// BallCompetition
module BallCompetition(
    input	wire clk,					 
    input   wire rstn,					 
    input	wire	[3:0]  sw_in,  	 
    input   wire  [2:0]  key_in,		 
    output	wire	[1:0]  reg_ab,  	 
    output  wire  [7:0]  led_time,	 
    output  [8:0]  seg_led_1,			 
	 output  [8:0]  seg_led_2			 
);
	localparam DelayTime = 250;   
   wire [2:0]	press_on;				 
	wire [3:0] seg_data_1;				 
	wire [3:0] seg_data_2;				 
    key_debounce	 
    #(.DELAY_TIME  (DelayTime))  
    key0
    (
		.clk(clk),		            
      .rstn(rstn),
      .key_in(key_in[0]),		
      .press_on(press_on[0])	       
    );
    key_debounce
    #(.DELAY_TIME  (DelayTime))  
    key1
    (
      .clk(clk),		           
      .rstn(rstn),
      .key_in(key_in[1]),		
      .press_on(press_on[1])	       
    );
    key_debounce
    #(.DELAY_TIME  (DelayTime))  
    key2
    (
      .clk(clk),		            
      .rstn(rstn),
      .key_in(key_in[2]),		
      .press_on(press_on[2])	      
    ); 
    Display u_Display(
      .clk(clk),  
      .rstn(rstn),
      .sw_in(sw_in),  
      .press_on(press_on),
      .reg_ab(reg_ab), 
      .led_time(led_time),
      .seg_data_1(seg_data_1),  
      .seg_data_2(seg_data_2)      
    );
    segment u_segment(
   .seg_data_1  (seg_data_1),	
	.seg_data_2  (seg_data_2),		
	.seg_led_1   (seg_led_1),		
	.seg_led_2	 (seg_led_2)
    );
endmodule
Size in the first run: ~160 flip-flops, about 37 I/O pins, about 11,000 sq um of cells after synthesis.
make LEC_CHECK=0 ABC_AREA=0 CAP_MARGIN=20 CELL_PAD_IN_SITES_DETAIL_PLACEMENT=2 CELL_PAD_IN_SITES_GLOBAL_PLACEMENT=1 CORE_ASPECT_RATIO=1.08 CORE_MARGIN=3 CORE_UTILIZATION=28 CTS_CLUSTER_DIAMETER=86 CTS_CLUSTER_SIZE=15 GPL_TIMING_DRIVEN=0 MAX_ROUTING_LAYER=met5 MIN_ROUTING_LAYER=met1 PLACE_DENSITY_LB_ADDON=0.01 SETUP_SLACK_MARGIN=0.34 SLEW_MARGIN=30 TNS_END_PERCENT=30 finish   # period 13.1 ns
run.sh (not shown) runs the stock make flow with config.mk's settings and CLKGATE_MAP_FILE=.
The first run finished clean.
Edit:
- CELL_PAD_IN_SITES_DETAIL_PLACEMENT: 2 -> unset
- CELL_PAD_IN_SITES_GLOBAL_PLACEMENT: 1 -> unset
- CORE_MARGIN: 3 -> 2
- CORE_UTILIZATION: 28 -> 72
- GPL_TIMING_DRIVEN: 0 -> unset
- MIN_ROUTING_LAYER: met1 -> unset
- PLACE_DENSITY_LB_ADDON: 0.01 -> 0.0
- SETUP_SLACK_MARGIN: 0.34 -> 0.71
- SLEW_MARGIN: 30 -> 20
- clock period: 13.1 -> 3.08 ns (I/O delays scaled with it)
With this change the flow never finished: it broke off in clock tree synthesis (4_1_cts).
Die area is lower by 61%.
Synthesized cell count does not change.
Synthesized area stays the same.


BallCompetition again, from the RTL that the note above started with.
## BallCompetition
module BallCompetition(
    input	wire clk,					 
    input   wire rstn,					 
    input	wire	[3:0]  sw_in,  	 
    input   wire  [2:0]  key_in,		 
    output	wire	[1:0]  reg_ab,  	 
    output  wire  [7:0]  led_time,	 
    output  [8:0]  seg_led_1,			 
	 output  [8:0]  seg_led_2			 
);
==> flow/config.mk <==
export PLATFORM = sky130hd
export DESIGN_NAME = BallCompetition
export DESIGN_NICKNAME = BallCompetition
export VERILOG_FILES = /design/flow/design.v
export SDC_FILE = /design/flow/constraint.sdc
export NUM_CORES = 4
export LEC_CHECK = 0
export ABC_AREA = 1
export CAP_MARGIN = 20
export CORE_ASPECT_RATIO = 0.94
export CORE_MARGIN = 2
export CORE_UTILIZATION = 72
export CTS_CLUSTER_DIAMETER = 203
export CTS_CLUSTER_SIZE = 90
export MAX_ROUTING_LAYER = met5
export PLACE_DENSITY = 0.35
export SETUP_SLACK_MARGIN = 1.17
export SLEW_MARGIN = 20
export TNS_END_PERCENT = 75
==> flow/constraint.sdc <==
create_clock -name core_clock -period 4.69 [get_ports {clk}]
set_input_delay 0.9380 -clock core_clock [delete_from_list [all_inputs] [get_ports {clk}]]
set_output_delay 0.9380 -clock core_clock [all_outputs]
set_load 0.01 [all_outputs]
The first run produced a layout that fails on negative setup slack.
Edit:
- ABC_AREA: 1 -> not set
- CORE_ASPECT_RATIO: 0.94 -> not set
- CORE_UTILIZATION: 72 -> 40
- CTS_CLUSTER_DIAMETER: 203 -> not set
- CTS_CLUSTER_SIZE: 90 -> not set
- MAX_ROUTING_LAYER: met5 -> not set
- PLACE_DENSITY: 0.35 -> not set
- SETUP_SLACK_MARGIN: 1.17 -> not set
- TNS_END_PERCENT: 75 -> not set
- clock period: 4.69 -> 10.0 ns (I/O delays scaled with it)
This time the run completed with no timing, DRC or antenna violations.
Final cell count went down by 17%.
Total power came out lower by 63%.
Area after synthesis went down by 1.7%.
Sequential power drops by about 54%.
Sequential cell count does not change.
Setup slack improved by 2.5 ns.
Hold slack stays flat.
Global-route usage drops by 20 points.
Critical path depth shrinks by 17.
Die size rose by 74%.
Clock skew stays flat.
Edit:
- clock period: 10.0 -> 10.5 ns (I/O delays scaled with it)
What happened:
- The changed run finished clean
- synthesized area is unchanged
- sequential share of layout area hardly moves
- clock skew went down by 0.0043 ns
- routed wire length went down slightly
- first-iteration DRC count went up by a few percent
- die area stays the same
Edit:
- ABC_AREA: not set -> 1
- CORE_UTILIZATION: 40 -> 66
- SLEW_MARGIN: 20 -> 5
- clock period: 10.5 -> 5.51 ns (I/O delays scaled with it)
Effect:
- The new run ran to the end with no violations
- utilization goes up by 32 points
- sequential power goes up by 92%
- flip-flop count is unchanged
- wire length goes down by 9.3%
- via count goes up by 6.1%
- first-iteration DRC count goes down by 16%
- die size goes down by 38%
- design area goes up by 4.9%
- sequential share of layout area goes down by 1.5 points


Starting RTL as in the previous note.
clock: 6.97 ns
lec_check: 0
cap_margin: 15
cell_pad_in_sites_global_placement: 1
core_aspect_ratio: 1.37
core_margin: 9
core_utilization: 40
cts_cluster_size: 20
gpl_routability_driven: 0
gpl_timing_driven: 1
hold_slack_margin: 0.11
min_routing_layer: met1
place_density_lb_addon: 0.0
setup_slack_margin: 1.25
slew_margin: 20
tns_end_percent: 55
Then changed:
Settings changed: ABC_AREA set to 1, CAP_MARGIN 15 to 40, CELL_PAD_IN_SITES_GLOBAL_PLACEMENT 1 to not set, CORE_ASPECT_RATIO 1.37 to not set, CORE_MARGIN 9 to 2, CORE_UTILIZATION 40 to 72, CTS_CLUSTER_SIZE 20 to not set, GPL_ROUTABILITY_DRIVEN 0 to not set, GPL_TIMING_DRIVEN 1 to not set, HOLD_SLACK_MARGIN 0.11 to not set, MIN_ROUTING_LAYER met1 to not set, PLACE_DENSITY_LB_ADDON 0.0 to not set, SETUP_SLACK_MARGIN 1.25 to not set, TNS_END_PERCENT 55 to not set.
Clock period 6.97 ns to 4.42 ns, I/O delays scaled along.
Now the flow finished with setup timing left.
Design area rises by 8.9%.
Total power rises by 96%.
Sequential share of layout area falls by 2.5 points.
Hold slack degrades by 0.11 ns.
Area after synthesis rises by 1.7%.
Synthesized cell count rises by 20%.
Register-to-register slack degrades by 1.7 ns.
Global-route usage rises by 22 points.
Critical path depth rises by 14.
Then changed:
Settings changed: ABC_AREA 1 to not set, CAP_MARGIN 40 to 20, CORE_UTILIZATION 72 to 40.
Clock period 4.42 ns to 7.86 ns, I/O delays scaled along.
Effect: This time the run passed the timing, design-rule and antenna checks. Wire length goes down by 19%. Via count goes down by 21%. Power goes down by 55%. Worst hold slack gains 0.12 ns.
Then changed:
Settings changed: CTS_CLUSTER_DIAMETER set to 280, CTS_CLUSTER_SIZE set to 100, GPL_ROUTABILITY_DRIVEN set to 0, TNS_END_PERCENT set to 30.
Clock period 7.86 ns to 10.0 ns, I/O delays scaled along.
Result: The changed run went through all stages and came out clean. Total power decreases by about 22%. Final area came out lower by about 0.8%. Register-to-register slack gains 2.0 ns. Core utilization is lower by 0.34 points. Die size is unchanged. Clock-buffer cell count goes down by 1. Setup slack improved by 1.5 ns. Final cell count fell by 0.61%. Via count stays flat. Wire length is lower by 3.7%.
Power figures rest on the tool's default switching activity, not on a simulated workload.
